==> job 8445: inputs <==
==> flow/design.v <==
module cordic_magphase #(
    parameter integer INPUT_WIDTH      = 16,
    parameter integer INT_WIDTH        = 32,
    parameter integer ITERATIONS       = 32,
    parameter integer GAIN_FRAC_BITS   = 28,
    parameter integer OUTPUT_FRAC_BITS = 14
) (
    input  wire                          clk,
    input  wire                          rst_n,
    input  wire                          start,
    input  wire signed [INPUT_WIDTH-1:0] x_in,
    input  wire signed [INPUT_WIDTH-1:0] y_in,
    output reg                           busy,
    output reg                           done,
    output reg  signed [INT_WIDTH-1:0]   magnitude,
    output reg  signed [INT_WIDTH-1:0]   phase
);
    localparam IDLE         = 2'd0;
    localparam ITERATE      = 2'd1;
    localparam POST_PROCESS = 2'd2;
    localparam DONE_STATE   = 2'd3;
    reg [1:0] state, state_next;
    reg signed [INT_WIDTH-1:0] x_reg, y_reg, x_next, y_next;
    reg signed [INT_WIDTH-1:0] z_reg, z_next;
    reg [5:0]                  iter_cnt, iter_cnt_next;
    reg signed [1:0] pi_correction, pi_correction_next;  
    localparam [31:0] PI_CONST32    = 32'h3243F6A8;  
    localparam [31:0] TWOPI_CONST32 = 32'h6487ED51;  
    localparam [31:0] K_INV32       = 32'd162600000;
    localparam signed [INT_WIDTH-1:0] PI_CONST    = {{(INT_WIDTH-32){PI_CONST32[31]}}, PI_CONST32};
    localparam signed [INT_WIDTH-1:0] TWOPI_CONST = {{(INT_WIDTH-32){TWOPI_CONST32[31]}}, TWOPI_CONST32};
    localparam signed [INT_WIDTH-1:0] K_INV       = {{(INT_WIDTH-32){K_INV32[31]}}, K_INV32};
    function signed [31:0] atan_lut;
        input [4:0] idx;
        begin
            case (idx)
                4'd0:  atan_lut = 32'sh0C90FDAA;
                4'd1:  atan_lut = 32'sh076B19C1;
                4'd2:  atan_lut = 32'sh03EB6EBF;
                4'd3:  atan_lut = 32'sh01FD5BA9;
                4'd4:  atan_lut = 32'sh00FFAAE0;
                4'd5:  atan_lut = 32'sh007FF55B;
                4'd6:  atan_lut = 32'sh003FFEA8;
                4'd7:  atan_lut = 32'sh001FFFDA;
                4'd8:  atan_lut = 32'sh000FFFEF;
                4'd9:  atan_lut = 32'sh0007FFFF;
                4'd10: atan_lut = 32'sh0003FFFF;
                4'd11: atan_lut = 32'sh0001FFFF;
                4'd12: atan_lut = 32'sh0000FFFF;
                4'd13: atan_lut = 32'sh00007FFF;
                4'd14: atan_lut = 32'sh00003FFF;
                4'd15: atan_lut = 32'sh00001FFF;  
                5'd16: atan_lut = 32'sh00000FFF;  
                5'd17: atan_lut = 32'sh000007FF;  
                5'd18: atan_lut = 32'sh000003FF;  
                5'd19: atan_lut = 32'sh000001FF;  
                5'd20: atan_lut = 32'sh000000FF;  
                5'd21: atan_lut = 32'sh0000007F;  
                5'd22: atan_lut = 32'sh0000003F;  
                5'd23: atan_lut = 32'sh0000001F;  
                5'd24: atan_lut = 32'sh0000000F;  
                5'd25: atan_lut = 32'sh00000007;  
                5'd26: atan_lut = 32'sh00000003;  
                5'd27: atan_lut = 32'sh00000001;  
                default: atan_lut = 32'sh00000000;  
            endcase
        end
    endfunction
    wire signed [47:0] mag_prod = x_reg * K_INV;  
    wire signed [INT_WIDTH-1:0] mag_corr = mag_prod >>> GAIN_FRAC_BITS;
    reg  signed [INT_WIDTH-1:0] phase_tmp;
    always @(posedge clk or negedge rst_n) begin
        if (!rst_n) begin
            state     <= IDLE;
            busy      <= 1'b0;
            done      <= 1'b0;
            x_reg     <= 0;
            y_reg     <= 0;
            z_reg     <= 0;
            iter_cnt  <= 0;
            magnitude <= 0;
            phase     <= 0;
            pi_correction <= 2'sd0;
        end else begin
            state    <= state_next;
            x_reg    <= x_next;
            y_reg    <= y_next;
            z_reg    <= z_next;
            iter_cnt <= iter_cnt_next;
            pi_correction <= pi_correction_next;
            busy     <= (state_next != IDLE) && (state_next != DONE_STATE);
            done     <= (state_next == DONE_STATE);
            if (state_next == DONE_STATE) begin
                magnitude <= ((mag_corr < 0) ? -mag_corr : mag_corr) << OUTPUT_FRAC_BITS;
                case (pi_correction)
                    -2'sd1: phase_tmp = z_next - PI_CONST;
                    2'sd0:  phase_tmp = z_next;
                    default: phase_tmp = z_next + PI_CONST;
                endcase
                if (phase_tmp > PI_CONST)
                    phase_tmp = phase_tmp - TWOPI_CONST;
                else if (phase_tmp < -PI_CONST)
                    phase_tmp = phase_tmp + TWOPI_CONST;
                phase <= phase_tmp;
            end
        end
    end
    always @* begin
        state_next          = state;
        x_next              = x_reg;
        y_next              = y_reg;
        z_next              = z_reg;
        iter_cnt_next       = iter_cnt;
        pi_correction_next  = pi_correction;
        case (state)
            IDLE, DONE_STATE: begin
                if (start) begin
                    x_next = {{(INT_WIDTH-INPUT_WIDTH){x_in[INPUT_WIDTH-1]}}, x_in};
                    y_next = {{(INT_WIDTH-INPUT_WIDTH){y_in[INPUT_WIDTH-1]}}, y_in};
                    if (x_next < 0) begin
                        x_next = -x_next;
                        y_next = -y_next;
                        pi_correction_next = (y_next >= 0) ? 2'sd1 : -2'sd1;
                    end else begin
                        pi_correction_next = 2'sd0;
                    end
                    z_next        = 0;
                    iter_cnt_next = 0;
                    state_next    = ITERATE;
                end else begin
                    state_next    = IDLE;
                end
            end
            ITERATE: begin
                if (iter_cnt < ITERATIONS) begin
                    if (y_reg >= 0) begin
                        x_next = x_reg + (y_reg >>> iter_cnt);
                        y_next = y_reg - (x_reg >>> iter_cnt);
                        z_next = z_reg + atan_lut(iter_cnt[4:0]);
                    end else begin
                        x_next = x_reg - (y_reg >>> iter_cnt);
                        y_next = y_reg + (x_reg >>> iter_cnt);
                        z_next = z_reg - atan_lut(iter_cnt[4:0]);
                    end
                    iter_cnt_next = iter_cnt + 1'b1;
                    if (iter_cnt == ITERATIONS-1)
                        state_next = POST_PROCESS;
                end else begin
                    state_next = POST_PROCESS;
                end
            end
            POST_PROCESS: begin
                state_next = DONE_STATE;
            end
            default: state_next = IDLE;
        endcase
    end
endmodule
==> flow/run.sh <==
#!/bin/bash
# the make line also repeats each setting of config.mk as NAME=value (left out here)
make -C /OpenROAD-flow-scripts/flow DESIGN_CONFIG=/design/flow/config.mk WORK_HOME=/design/flow/orfs CLKGATE_MAP_FILE= finish
==> flow/config.mk <==
export PLATFORM = sky130hd
export DESIGN_NAME = cordic_magphase
export DESIGN_NICKNAME = cordic_magphase
export VERILOG_FILES = /design/flow/design.v
export SDC_FILE = /design/flow/constraint.sdc
export NUM_CORES = 4
export LEC_CHECK = 0
export CAP_MARGIN = 20
export CELL_PAD_IN_SITES_DETAIL_PLACEMENT = 0
export CELL_PAD_IN_SITES_GLOBAL_PLACEMENT = 0
export CORE_ASPECT_RATIO = 0.85
export CORE_MARGIN = 5
export CORE_UTILIZATION = 54
export CTS_CLUSTER_DIAMETER = 170
export SLEW_MARGIN = 20
==> flow/constraint.sdc <==
create_clock -name core_clock -period 7.91 [get_ports {clk}]
set_input_delay 1.5820 -clock core_clock [delete_from_list [all_inputs] [get_ports {clk}]]
set_output_delay 1.5820 -clock core_clock [all_outputs]
set_load 0.01 [all_outputs]
==> job 8569: changes against job 8445 <==
- CELL_PAD_IN_SITES_DETAIL_PLACEMENT: 0 -> not set
- CELL_PAD_IN_SITES_GLOBAL_PLACEMENT: 0 -> not set
- CORE_ASPECT_RATIO: 0.85 -> not set
- CORE_MARGIN: 5 -> 2
- CORE_UTILIZATION: 54 -> 59
- CTS_CLUSTER_DIAMETER: 170 -> not set
- SETUP_SLACK_MARGIN: not set -> 3.75
==> flow/constraint.sdc (replaced) <==
create_clock -name core_clock -period 13.6 [get_ports {clk}]
set_input_delay 2.7200 -clock core_clock [delete_from_list [all_inputs] [get_ports {clk}]]
set_output_delay 2.7200 -clock core_clock [all_outputs]
set_load 0.01 [all_outputs]
==> job 6896: changes against job 8445 <==
- CELL_PAD_IN_SITES_DETAIL_PLACEMENT: 0 -> not set
- CELL_PAD_IN_SITES_GLOBAL_PLACEMENT: 0 -> 3
- CORE_ASPECT_RATIO: 0.85 -> not set
- CORE_MARGIN: 5 -> 2
- CORE_UTILIZATION: 54 -> 40
- CTS_CLUSTER_DIAMETER: 170 -> not set
- CTS_CLUSTER_SIZE: not set -> 88
- MAX_ROUTING_LAYER: not set -> met4
==> flow/constraint.sdc (replaced) <==
create_clock -name core_clock -period 20.0 [get_ports {clk}]
set_input_delay 4.0000 -clock core_clock [delete_from_list [all_inputs] [get_ports {clk}]]
set_output_delay 4.0000 -clock core_clock [all_outputs]
set_load 0.01 [all_outputs]
==> job 8461: changes against job 8445 <==
- CELL_PAD_IN_SITES_DETAIL_PLACEMENT: 0 -> not set
- CELL_PAD_IN_SITES_GLOBAL_PLACEMENT: 0 -> not set
- CORE_ASPECT_RATIO: 0.85 -> not set
- CORE_MARGIN: 5 -> 2
- CORE_UTILIZATION: 54 -> 65
- CTS_CLUSTER_DIAMETER: 170 -> not set
- SETUP_SLACK_MARGIN: not set -> 0.93
==> flow/constraint.sdc (replaced) <==
create_clock -name core_clock -period 7.47 [get_ports {clk}]
set_input_delay 1.4940 -clock core_clock [delete_from_list [all_inputs] [get_ports {clk}]]
set_output_delay 1.4940 -clock core_clock [all_outputs]
set_load 0.01 [all_outputs]
==> Changelog: implementation <==
### Changed

* Log Warnings at 48
* Routing usage on met2 at 75.0%
* Final setup vio count at 19
* FILL cells at 2,821
* Status: failed layout checks
* Pre-CTS setup slack at -0.0773 ns
* Fin area at 36,400 sq um
* Final setup margin at -0.849 ns
* Clock Buffer Count at 17
* Layout Check Fails: negative setup slack
* Register area at 4050 sq um
* Met3 Usage GRT at 8.74%
the above is filed under job 8461

==> Changelog: implementation <==
### Changed

* Status: no timing/DRC/antenna violations
* Met3 Usage GRT at 6.10%
* Log Warnings at 45
* Final setup margin at 4.29 ns
* FILL cells at 4,481
* Pre-CTS setup slack at 4.04 ns
* Register area at 4020 sq um
* Routing usage on met2 at 60.9%
* Clock Buffer Count at 17
the above is filed under job 8569

==> Changelog: implementation <==
### Changed

* Final setup vio count at 0
* Routing usage on met2 at 46.1%
* Log Warnings at 45
* Met3 Usage GRT at 2.22%
* Fin area at 32,200 sq um
* Status: no timing/DRC/antenna violations
* Register area at 4020 sq um
* Pre-CTS setup slack at 9.36 ns
* Die width at 277 microns
* Final hold vios at 0
* FILL cells at 7,476
* CTS Buf Count at 17
* Synth Area in XOR/XNOR at 7.21%
* Clock Buffer Count at 18
* Final setup margin at 9.84 ns
the above is filed under job 6896

==> Changelog: implementation <==
### Changed

* Routing usage on met2 at 47.6%
* Register area at 4020 sq um
* Final setup margin at 0.222 ns
* Pre-CTS setup slack at -0.175 ns
* Status: no timing/DRC/antenna violations
* Final setup vio count at 0
* Fin area at 33,500 sq um
the above is filed under job 8445



==> v25 <==
RTL: the design.v shown in full above, as it stands there.
==> flow/config.mk <==
export PLATFORM = sky130hd
export DESIGN_NAME = cordic_magphase
export DESIGN_NICKNAME = cordic_magphase
export VERILOG_FILES = /design/flow/design.v
export SDC_FILE = /design/flow/constraint.sdc
export NUM_CORES = 4
export LEC_CHECK = 0
export ABC_AREA = 0
export CAP_MARGIN = 20
export CELL_PAD_IN_SITES_GLOBAL_PLACEMENT = 1
export CORE_MARGIN = 2
export CORE_UTILIZATION = 40
export CTS_CLUSTER_DIAMETER = 100
export CTS_CLUSTER_SIZE = 16
export PLACE_DENSITY_LB_ADDON = 0.06
export SLEW_MARGIN = 20
==> flow/constraint.sdc <==
create_clock -name core_clock -period 20.0 [get_ports {clk}]
set_input_delay 4.0000 -clock core_clock [delete_from_list [all_inputs] [get_ports {clk}]]
set_output_delay 4.0000 -clock core_clock [all_outputs]
set_load 0.01 [all_outputs]
run.sh (not shown) runs the stock make flow with config.mk's settings and CLKGATE_MAP_FILE=.
==> v11: changes against v25 <==
ABC_AREA = default   (was 0)
CAP_MARGIN = 5   (was 20)
CELL_PAD_IN_SITES_GLOBAL_PLACEMENT = 3   (was 1)
CTS_CLUSTER_DIAMETER = default   (was 100)
CTS_CLUSTER_SIZE = 94   (was 16)
GPL_TIMING_DRIVEN = 0   (was default)
MAX_ROUTING_LAYER = met4   (was default)
PLACE_DENSITY_LB_ADDON = 0.1   (was 0.06)
SETUP_SLACK_MARGIN = 2.19   (was default)
TNS_END_PERCENT = 75   (was default)
==> v3: changes against v25 <==
CTS_CLUSTER_DIAMETER = 270   (was 100)
CTS_CLUSTER_SIZE = 100   (was 16)
GPL_ROUTABILITY_DRIVEN = 0   (was default)
HOLD_SLACK_MARGIN = 0.27   (was default)
PLACE_DENSITY_LB_ADDON = 0.29   (was 0.06)
TNS_END_PERCENT = 20   (was default)
==> results <==
metric	v25	v3	v11
Run status	complete, no violations	complete, no violations	complete, no violations
Hold Path End	magnitude[14]$_DFFE_PN0P_	magnitude[14]$_DFFE_PN0P_	state[3]$_DFF_PN0_
First-pass iteration count of the detailed router	6	7	5
Metal-1 WL	44,790 um	41,990 um	50,800 um
Worst slack at placement	9.286 ns	9.645 ns	7.802 ns
Clk_buf instances	18	17	17
Placed Area	31,610 um2	31,580 um2	32,080 um2
Start point of the worst min-delay path	magnitude[14]$_DFFE_PN0P_	magnitude[14]$_DFFE_PN0P_	state[1]$_DFF_PN0_
Wire length of the first global-routing pass	157,400 um	146,500 um	181,300 um
Global-route track usage on met3	2.207%	2.215%	4.616%
Logic depth of the worst setup path including buffers	20	20	40
CP peak stage delay	0.83 ns	0.65 ns	0.86 ns
Wirelength per Cell	21.92 um	20.01 um	25.79 um


==> run E: inputs <==
Starts from the design.v that is shown in full above.
clock: 7.16 ns
lec_check: 0
cap_margin: 20
cell_pad_in_sites_detail_placement: 0
cell_pad_in_sites_global_placement: 0
core_aspect_ratio: 0.85
core_margin: 2
core_utilization: 68
cts_cluster_diameter: 36
cts_cluster_size: 35
place_density_lb_addon: 0.28
slew_margin: 20
==> inputs of run B, as changes to run E <==
--- a/flow/config.mk
+++ b/flow/config.mk
@@ -10,8 +10,8 @@
 export CELL_PAD_IN_SITES_GLOBAL_PLACEMENT = 0
 export CORE_ASPECT_RATIO = 0.85
 export CORE_MARGIN = 2
-export CORE_UTILIZATION = 68
+export CORE_UTILIZATION = 71
 export CTS_CLUSTER_DIAMETER = 36
-export CTS_CLUSTER_SIZE = 35
-export PLACE_DENSITY_LB_ADDON = 0.28
+export CTS_CLUSTER_SIZE = 51
+export PLACE_DENSITY = 0.35
 export SLEW_MARGIN = 20
==> inputs of run A, as changes to run E <==
==> flow/config.mk (replaced) <==
export PLATFORM = sky130hd
export DESIGN_NAME = cordic_magphase
export DESIGN_NICKNAME = cordic_magphase
export VERILOG_FILES = /design/flow/design.v
export SDC_FILE = /design/flow/constraint.sdc
export NUM_CORES = 4
export LEC_CHECK = 0
export ABC_AREA = 1
export CAP_MARGIN = 20
export CORE_MARGIN = 2
export CORE_UTILIZATION = 72
export PLACE_DENSITY = 0.42
export SLEW_MARGIN = 20
export TNS_END_PERCENT = 20
==> flow/constraint.sdc (replaced) <==
create_clock -name core_clock -period 8.03 [get_ports {clk}]
set_input_delay 1.6060 -clock core_clock [delete_from_list [all_inputs] [get_ports {clk}]]
set_output_delay 1.6060 -clock core_clock [all_outputs]
set_load 0.01 [all_outputs]
==> Slide: Implementation Results <==
Synthesis and Place & Route Summary

Timing
  – Final Critical Period: around 7.5 ns

Critical path
  – CP top delay family: adder cells
  – Critical path origin: x_reg[7]$_DFFE_PN0P_

Layout
  – Util after Layout: 76.4%
  – Number of non-clock inverters in the layout: roughly 800

Global route
  – GRT Util Overall: around 44%

Status
  – Status: finished clean

Logic synthesis
  – XORs/XNORs by Area: 5.26%
  – Area figure in the yosys stat output: 32600 µm²
# the run above: run A

==> Slide: Implementation Results <==
Synthesis and Place & Route Summary

Timing
  – Final Critical Period: around 9.5 ns
  – Slew Limit Fails: 4
  – Worst Slack Setup Final: -2.29 ns
  – Count of final setup violators: around 50

Status
  – Status: failed layout checks
  – Violated checks: capacitance limit, slew limit, setup timing

Flow run
  – Max Cap Viol: 2

Layout
  – Util after Layout: 87.5%
  – Number of non-clock inverters in the layout: ~360

Global route
  – GRT Util Overall: approximately half

Critical path
  – CP top delay family: adder cells
# the run above: run E

==> Slide: Implementation Results <==
Run Summary

Logic synthesis
  – Warnings from Yosys: 1
  – Synth flops: 160
  – Area figure in the yosys stat output: around 30000 µm²
  – XORs/XNORs by Area: 7.21%

Global route
  – GRT Util Overall: approximately 74%
  – Met1 Track Usage GR: about four fifths

Status
  – Status: aborted with a tool error
  – Last stage: global routing
  – Error: [ERROR GRT-0232] Routing congestion too high. Check the congestion heatmap in the GUI.

Placement
  – DP HPWL: between 80 and 90 mm
  – Port bufs: around 86

Clock network
  – Htree depth: 4
# the run above: run B

